==> flow/design.v (excerpt) <==
module dot_product (
	input ap_clk,
	input ap_rst,
	output [16-1:0]  	memory_Addr_A,
	output 						memory_EN_A,
	output 						memory_WEN_A,
	output [32-1:0]	memory_Din_A,
	input  [32-1:0] 	memory_Dout_A,
	output [16-1:0]  	memory_Addr_B,
	output 						memory_EN_B,
	output 						memory_WEN_B,
	output [32-1:0]	memory_Din_B,
	input  [32-1:0] 	memory_Dout_B,
	input 						fifo_in_empty_n,
	input  [(3+2+16)-1:0]	fifo_in_dout,
	output 						fifo_in_read,
	input 						fifo_out_full_n,
	output 						fifo_out_write,
	output [(3+2+16)-1:0]	fifo_out_din
);
Size: about 120 flip-flops, ~210 I/O pins, ~0.022 mm² of cells after synthesis.
export LEC_CHECK = 0
export CAP_MARGIN = 10
export CORE_ASPECT_RATIO = 0.52
export CORE_MARGIN = 2
export CORE_UTILIZATION = 72
export CTS_CLUSTER_DIAMETER = 355
export HOLD_SLACK_MARGIN = -0.09
export SETUP_SLACK_MARGIN = 0.57
export SLEW_MARGIN = 20
create_clock -name core_clock -period 4.86 [get_ports {ap_clk}]
run.sh (not shown) runs the stock make flow with config.mk's settings and CLKGATE_MAP_FILE=.
The first run did not get past global routing on GRT-0232.
Rerun with:
==> flow/config.mk (replaced) <==
export PLATFORM = sky130hd
export DESIGN_NAME = dot_product
export DESIGN_NICKNAME = dot_product
export VERILOG_FILES = /design/flow/design.v
export SDC_FILE = /design/flow/constraint.sdc
export NUM_CORES = 4
export LEC_CHECK = 0
export CAP_MARGIN = 20
export CORE_MARGIN = 2
export CORE_UTILIZATION = 72
export PLACE_DENSITY_LB_ADDON = 0.24
export SETUP_SLACK_MARGIN = 1.5
export SLEW_MARGIN = 20
==> flow/constraint.sdc (replaced) <==
create_clock -name core_clock -period 8.23 [get_ports {ap_clk}]
set_input_delay 1.6460 -clock core_clock [delete_from_list [all_inputs] [get_ports {ap_clk}]]
set_output_delay 1.6460 -clock core_clock [all_outputs]
set_load 0.01 [all_outputs]
The changed run finished with negative setup slack left.
Die size barely changes.
Synthesized area does not change.
Synthesized cell count does not change.
Rerun with:
--- a/flow/config.mk
+++ b/flow/config.mk
@@ -7,7 +7,7 @@
 export LEC_CHECK = 0
-export CAP_MARGIN = 20
+export CAP_MARGIN = 0
 export CORE_MARGIN = 2
 export CORE_UTILIZATION = 72
-export PLACE_DENSITY_LB_ADDON = 0.24
-export SETUP_SLACK_MARGIN = 1.5
+export CTS_CLUSTER_SIZE = 34
+export SETUP_SLACK_MARGIN = 0.61
 export SLEW_MARGIN = 20
==> flow/constraint.sdc (replaced) <==
create_clock -name core_clock -period 5.0 [get_ports {ap_clk}]
set_input_delay 1.0000 -clock core_clock [delete_from_list [all_inputs] [get_ports {ap_clk}]]
set_output_delay 1.0000 -clock core_clock [all_outputs]
set_load 0.01 [all_outputs]
After rerunning: Now the flow failed in global routing with GRT-0232; synthesized area stays the same; die size is unchanged; synthesized cell count stays the same.
Rerun with:
--- a/flow/config.mk
+++ b/flow/config.mk
@@ -7,7 +7,5 @@
 export LEC_CHECK = 0
-export CAP_MARGIN = 0
+export CAP_MARGIN = 20
 export CORE_MARGIN = 2
-export CORE_UTILIZATION = 72
-export CTS_CLUSTER_SIZE = 34
-export SETUP_SLACK_MARGIN = 0.61
+export CORE_UTILIZATION = 61
 export SLEW_MARGIN = 20
==> flow/constraint.sdc (replaced) <==
create_clock -name core_clock -period 7.92 [get_ports {ap_clk}]
set_input_delay 1.5840 -clock core_clock [delete_from_list [all_inputs] [get_ports {ap_clk}]]
set_output_delay 1.5840 -clock core_clock [all_outputs]
set_load 0.01 [all_outputs]
Effect: The changed run passed the timing, DRC and antenna checks; synthesized area does not change; synthesized cell count does not change; die area came out higher by about a fifth.

## willow
The RTL this note starts from:
==> flow/design.v <==
module datapath #(parameter P_WIDTH=32)(
	input [P_WIDTH-1:0] input_a,
	input [P_WIDTH-1:0] input_b,
	input clk,
	input rst,
	output [P_WIDTH-1:0] out
	);
wire [P_WIDTH-1:0] mult_result;
wire [P_WIDTH-1:0] adder_out;
reg [P_WIDTH-1:0] adder_out_reg;
assign mult_result = input_a * input_b;
assign adder_out  = adder_out_reg + mult_result;
assign out = adder_out_reg;
always @(posedge clk)
 if (rst ==1) 
	adder_out_reg <= adder_out;
 else
	adder_out_reg <= 0;
endmodule
module controller #(parameter P_ADDR_WIDTH=8, parameter P_COUNT=100)(
	input clk,
	input rst,
	output reg out_rst,
	output reg ce_0,
	output reg ce_1,
	output reg we_0,
	output reg we_1,
	input  [P_ADDR_WIDTH-1:0] cjob_offset,
	output [P_ADDR_WIDTH-1:0] address_0,
	output [P_ADDR_WIDTH-1:0] address_1,
	input fin_buf_empty,
	output reg fin_rd_en,
	input fout_buf_full,
	output reg fout_wr_en,
	output reg cjob_load_en,
	output reg cjob_out_en
);
parameter IDLE= 7'b0000001,JOB_LOAD= 7'b0000010,  PREP=7'b0000100, PROCESSING = 7'b0001000, WRITE_BACK=7'b0010000, WAIT_Q=7'b0100000, WRITE_Q=7'b1000000;
reg [6:0] curr_state;
reg [6:0] next_state;
reg [P_ADDR_WIDTH-1:0] counter;
reg [P_ADDR_WIDTH-1:0] offset;
always @(curr_state,fin_buf_empty,counter,fout_buf_full)
begin
	next_state=5'b00000;
	case (curr_state)	
		IDLE:
			if(!fin_buf_empty)
				next_state=IDLE;
			else
				next_state=JOB_LOAD;
		JOB_LOAD:
			next_state=PREP;
		PREP:
			next_state=PROCESSING;
		PROCESSING:
			if(counter<P_COUNT-1+offset)			
				next_state = PROCESSING;
			else
				next_state = WRITE_BACK;
		WRITE_BACK:
			next_state=WAIT_Q;
		WAIT_Q:
			if(!fout_buf_full)
				next_state=WAIT_Q;
			else
				next_state=WRITE_Q;
		WRITE_Q:
			next_state=IDLE;
		default:
			next_state=IDLE;
	endcase
end
always @(posedge clk)       
begin
	if(rst==1)
		curr_state <= IDLE;
	else
		curr_state <= next_state;
end
always @(posedge clk)       
begin
	case(curr_state)
		IDLE:	begin
			out_rst<=0;
			ce_0<=0;
			ce_1<=0;
			we_0<=0;
			we_1<=0;
			counter <= 0;
			fin_rd_en<=0;
			fout_wr_en<=0;
			cjob_load_en<=0;
			cjob_out_en<=0;
			offset<=0;
			end
		JOB_LOAD:
			begin
			fin_rd_en<=1;
			cjob_load_en<=1;
			end
		PREP:
			begin
			fin_rd_en<=0;
			ce_0<=1;
			ce_1<=1;
			we_0<=0;
			we_1<=0;
			cjob_load_en<=0;
			counter<=cjob_offset;
			offset<=cjob_offset;
			end
		PROCESSING:
			begin
			cjob_load_en<=0;
			out_rst<=1;
			counter<= counter+1;
			end
		WRITE_BACK:
			begin
			ce_1<=0;
			we_0<=1;
			counter<=counter+P_COUNT;
			end
		WAIT_Q:
			begin
			ce_0<=0;
			counter<=0;
			cjob_out_en<=1;
			end
		WRITE_Q:
			begin
			fout_wr_en<=1;
			cjob_out_en<=1;
			end
		default:
			begin
			end
	endcase
end
assign address_0 = counter<<2;
assign address_1 = (counter+P_COUNT)<<2;
endmodule
module cjob_register #(parameter P_ADDR_WIDTH=16)
(
	input clk,
	input rst,
	input load,
	input out_en,
	input [(3+2+16)-1:0] data_in,
	output reg [(3+2+16)-1:0] data_out
);
reg [(3+2+16)-1:0] current_job;
always @(posedge clk) begin
	if(rst) begin
		data_out = 0;
		current_job = 0;
	end
	else begin
		if (load) current_job = data_in;
		if(out_en) data_out = current_job;
    end
end
endmodule
module dot_product (
	input ap_clk,
	input ap_rst,
	output [16-1:0]  	memory_Addr_A,
	output 						memory_EN_A,
	output 						memory_WEN_A,
	output [32-1:0]	memory_Din_A,
	input  [32-1:0] 	memory_Dout_A,
	output [16-1:0]  	memory_Addr_B,
	output 						memory_EN_B,
	output 						memory_WEN_B,
	output [32-1:0]	memory_Din_B,
	input  [32-1:0] 	memory_Dout_B,
	input 						fifo_in_empty_n,
	input  [(3+2+16)-1:0]	fifo_in_dout,
	output 						fifo_in_read,
	input 						fifo_out_full_n,
	output 						fifo_out_write,
	output [(3+2+16)-1:0]	fifo_out_din
);
	wire 						internal_rst;
	wire 						cjob_load_en;
	wire 						cjob_out_en;
	wire [16-1:0] 		job_offset;
datapath #(32) dp(
	.input_a(memory_Dout_A), 
	.input_b(memory_Dout_B), 
	.clk(ap_clk), 
	.rst(internal_rst), 
	.out(memory_Din_A)
);
controller #(16, 100) ctrl(
	.clk(ap_clk),
	.rst(ap_rst),
	.out_rst(internal_rst),
	.ce_0(memory_EN_A),
	.ce_1(memory_EN_B),
	.we_0(memory_WEN_A),
	.we_1(memory_WEN_B),
	.cjob_offset(job_offset),
	.address_0(memory_Addr_A),
	.address_1(memory_Addr_B),
	.fin_buf_empty(fifo_in_empty_n),
	.fin_rd_en(fifo_in_read),
	.fout_buf_full(fifo_out_full_n),
	.fout_wr_en(fifo_out_write),
	.cjob_load_en(cjob_load_en),
	.cjob_out_en(cjob_out_en)
);
cjob_register cjob_reg(
	.clk(ap_clk),
	.rst(ap_rst),
	.load(cjob_load_en),
	.out_en(cjob_out_en),
	.data_in(fifo_in_dout),
	.data_out(fifo_out_din)
);
assign job_offset = fifo_in_dout[16-1:0];
assign memory_Din_B = 0;
endmodule
==> flow/config.mk <==
export PLATFORM = sky130hd
export DESIGN_NAME = dot_product
export DESIGN_NICKNAME = dot_product
export VERILOG_FILES = /design/flow/design.v
export SDC_FILE = /design/flow/constraint.sdc
export NUM_CORES = 4
export LEC_CHECK = 0
export ABC_AREA = 1
export CAP_MARGIN = 20
export CORE_MARGIN = 2
export CORE_UTILIZATION = 66
export CTS_CLUSTER_DIAMETER = 345
export CTS_CLUSTER_SIZE = 96
export PLACE_DENSITY = 0.36
export SLEW_MARGIN = 20
export TNS_END_PERCENT = 5
==> flow/constraint.sdc <==
create_clock -name core_clock -period 4.43 [get_ports {ap_clk}]
set_input_delay 0.8860 -clock core_clock [delete_from_list [all_inputs] [get_ports {ap_clk}]]
set_output_delay 0.8860 -clock core_clock [all_outputs]
set_load 0.01 [all_outputs]
Every stage of willow finished as expected; the final checks, on the other hand, flagged negative setup slack, which means the layout fails.
Inputs modified between willow and zinc:
- a deleted TNS_END_PERCENT that had been 5
- a change of CTS_CLUSTER_DIAMETER from 345 to 388
- a deleted CTS_CLUSTER_SIZE that had been 96
- a deleted PLACE_DENSITY that had been 0.36
- a change of CORE_UTILIZATION from 66 to 60
- a deleted ABC_AREA that had been 1
- a change of the clock period (ns, I/O delays scaled along) from 4.43 to 6.0
- The layout from zinc, despite a flow that completed every stage, fails the layout checks, with the failing checks listed as negative setup slack.
- Looking at final area across willow and zinc, the one that comes out lower is zinc.
- Data arrival time of the worst path, willow and zinc, higher one = zinc.
- Diff willow -> zinc: combined area of all synthesized cells down about 5.5%; number of clock buffer instances in the layout flat.
- zinc vs. willow: met1 usage went down by 6.5 points.
- Diff willow -> zinc: via count dropped about 16%; delay of the slowest critical-path stage dropped 0.04 ns; post-detailed-routing wire length dropped about 8%.
- zinc ends up with lower global-route usage than willow does.
- Looking at xor and xnor fraction of the mapped netlist area, zinc sits 3.0 points higher than willow does.
diff inputs: zinc => maple
- PLACE_DENSITY_LB_ADDON now 0.26, previously not set
- CTS_CLUSTER_DIAMETER no longer set, was 388
- CORE_UTILIZATION now 69, was 60
- HOLD_SLACK_MARGIN now 0.29, previously not set
- CTS_CLUSTER_SIZE now 39, previously not set
- the clock period (ns, I/O delays scaled along) now 8.0, was 6.0
Notes after the runs:
| maple | all stages done | FAIL | negative setup slack |
Comparing maple and zinc, proportion of cell area occupied by registers is higher on maple.
Taking zinc as the reference, in maple final critical-path setup slack increased 1.35 ns; number of placed instances, taps included down 105.
